==> wip/raven <==
==> flow/design.v <==
`timescale 1ns/1ps
module solution (
    input clk,
    input rst,
    input row_valid,
    input [281:0] row_data,
    output reg [63:0] splitters_hit,
    output reg done
);
    localparam WIDTH = 141;
    localparam HEIGHT = 142;
    localparam ROW_BITS = 282;
    reg [31:0] y;
    reg [WIDTH-1:0] active_mask;
    reg [ROW_BITS-1:0] current_row_data;
    wire [WIDTH-1:0] next_active;
    wire [15:0]      row_hit_count;  
    genvar i;
    wire [WIDTH-1:0] effective_active;
    wire [WIDTH-1:0] is_split;
    wire [WIDTH-1:0] beam_throwing_left;  
    wire [WIDTH-1:0] beam_throwing_right;  
    wire [WIDTH-1:0] beam_passing_down;    
    generate
        for (i=0; i<WIDTH; i=i+1) begin : cells
            wire [1:0] code = current_row_data[2*i+1 : 2*i];
            assign is_split[i] = (code == 2'd1);
            wire is_source = (code == 2'd2);
            assign effective_active[i] = active_mask[i] | is_source;
            assign beam_throwing_left[i]  = effective_active[i] & is_split[i];
            assign beam_throwing_right[i] = effective_active[i] & is_split[i];
            assign beam_passing_down[i]   = effective_active[i] & (~is_split[i]);
        end
    endgenerate
    generate
        for (i=0; i<WIDTH; i=i+1) begin : routing
            wire from_left;
            wire from_right;
            wire from_up;
            if (i == 0) assign from_left = 0;
            else assign from_left = beam_throwing_right[i-1];  
            if (i == WIDTH-1) assign from_right = 0;
            else assign from_right = beam_throwing_left[i+1];  
            assign from_up = beam_passing_down[i];
            assign next_active[i] = from_left | from_right | from_up;
        end
    endgenerate
    reg [15:0] pop_count;
    integer k;
    always @(*) begin
        pop_count = 0;
        for (k=0; k<WIDTH; k=k+1) begin
            if (effective_active[k] && is_split[k]) begin
                pop_count = pop_count + 1;
            end
        end
    end
    always @(posedge clk) begin
        if (rst) begin
            y <= 0;
            active_mask <= 0;
            splitters_hit <= 0;
            done <= 0;
        end else begin
            if (!done && row_valid) begin
                splitters_hit <= splitters_hit + pop_count;
                active_mask <= next_active;
                if (y == HEIGHT - 1) begin
                    done <= 1;
                end else begin
                    y <= y + 1;
                end
            end
        end
    end
    always @(*) begin
        current_row_data = row_data;
    end
endmodule
==> flow/run.sh <==
#!/bin/bash
# the make line also repeats each setting of config.mk as NAME=value (left out here)
make -C /OpenROAD-flow-scripts/flow DESIGN_CONFIG=/design/flow/config.mk WORK_HOME=/design/flow/orfs CLKGATE_MAP_FILE= finish
==> flow/config.mk <==
export PLATFORM = sky130hd
export DESIGN_NAME = solution
export DESIGN_NICKNAME = solution
export VERILOG_FILES = /design/flow/design.v
export SDC_FILE = /design/flow/constraint.sdc
export NUM_CORES = 4
export LEC_CHECK = 0
export CAP_MARGIN = 35
export CORE_MARGIN = 2
export CORE_UTILIZATION = 72
export MAX_ROUTING_LAYER = met4
export SLEW_MARGIN = 20
==> flow/constraint.sdc <==
create_clock -name core_clock -period 49.8 [get_ports {clk}]
set_input_delay 9.9600 -clock core_clock [delete_from_list [all_inputs] [get_ports {clk}]]
set_output_delay 9.9600 -clock core_clock [all_outputs]
set_load 0.01 [all_outputs]
==> wip/onyx: changes against wip/raven <==
- ABC_AREA: unset -> 1
- CAP_MARGIN: 35 -> 20
- CORE_UTILIZATION: 72 -> 58
- CTS_CLUSTER_DIAMETER: unset -> 247
- MAX_ROUTING_LAYER: met4 -> unset
- SETUP_SLACK_MARGIN: unset -> 2.1
- TNS_END_PERCENT: unset -> 5
==> flow/constraint.sdc (replaced) <==
create_clock -name core_clock -period 53.8 [get_ports {clk}]
set_input_delay 10.7600 -clock core_clock [delete_from_list [all_inputs] [get_ports {clk}]]
set_output_delay 10.7600 -clock core_clock [all_outputs]
set_load 0.01 [all_outputs]
==> results <==
wip/raven did not get past detailed placement (3_5_place_dp) (DPL-0038). wip/onyx completed and failed the layout checks on negative setup slack.
Of wip/raven and wip/onyx, wip/onyx has the higher die size (gap 17%, measured against wip/onyx).
Between wip/raven and wip/onyx, the lower synthesized area is in wip/onyx (gap 2.3%, measured against wip/onyx).
Synthesized cell count: wip/onyx is higher than wip/raven (about 34%).
==> figures <==
|  | wip/raven | wip/onyx |
|---|---|---|
| Share of synthesized area spent on multiplexers | 2.606% | 0% |
| Share of synthesized cell area in and, or, nand and nor gates | 32.72% | 64.44% |
| Most numerous cell in the Yosys netlist | nor2_1 | nand2_1 |
| Synthesized area divided by synthesized cell count | 7.283 um^2 | 5.316 um^2 |
| Fraction of post-synthesis cell area in the top cell type by area | 13.48% | 17.22% |
| Compound Share, Synth | 18.43% | 8.370% |
| Distinct lib cells | 151 | 56 |
| Chip Area | 82900 um^2 | 100400 um^2 |
| Number of nets produced by synthesis | 8415 | 11120 |
| Xor/xnor cell area share of the yosys netlist | 30.73% | 0.4166% |
| Core Box Area | 80160 um^2 | 96850 um^2 |
| Rows | 104 | 114 |
| Sequential-to-total area share from yosys stat | 8.210% | 8.394% |
| X dimension of the die | 287.9 um | 316.8 um |
| Outcome | did not finish | failed layout checks |
| Stage where the flow stopped | detailed placement (3_5_place_dp) | - |
| Violated checks | - | negative setup slack |
| Cell type with the highest aggregate area in the netlist | xnor2_1 | nand2_1 |
| Post-synthesis instance total | 7969 | 10680 |
| Ys cells | 7969 | 10680 |
| Die height | 287.9 um | 316.8 um |
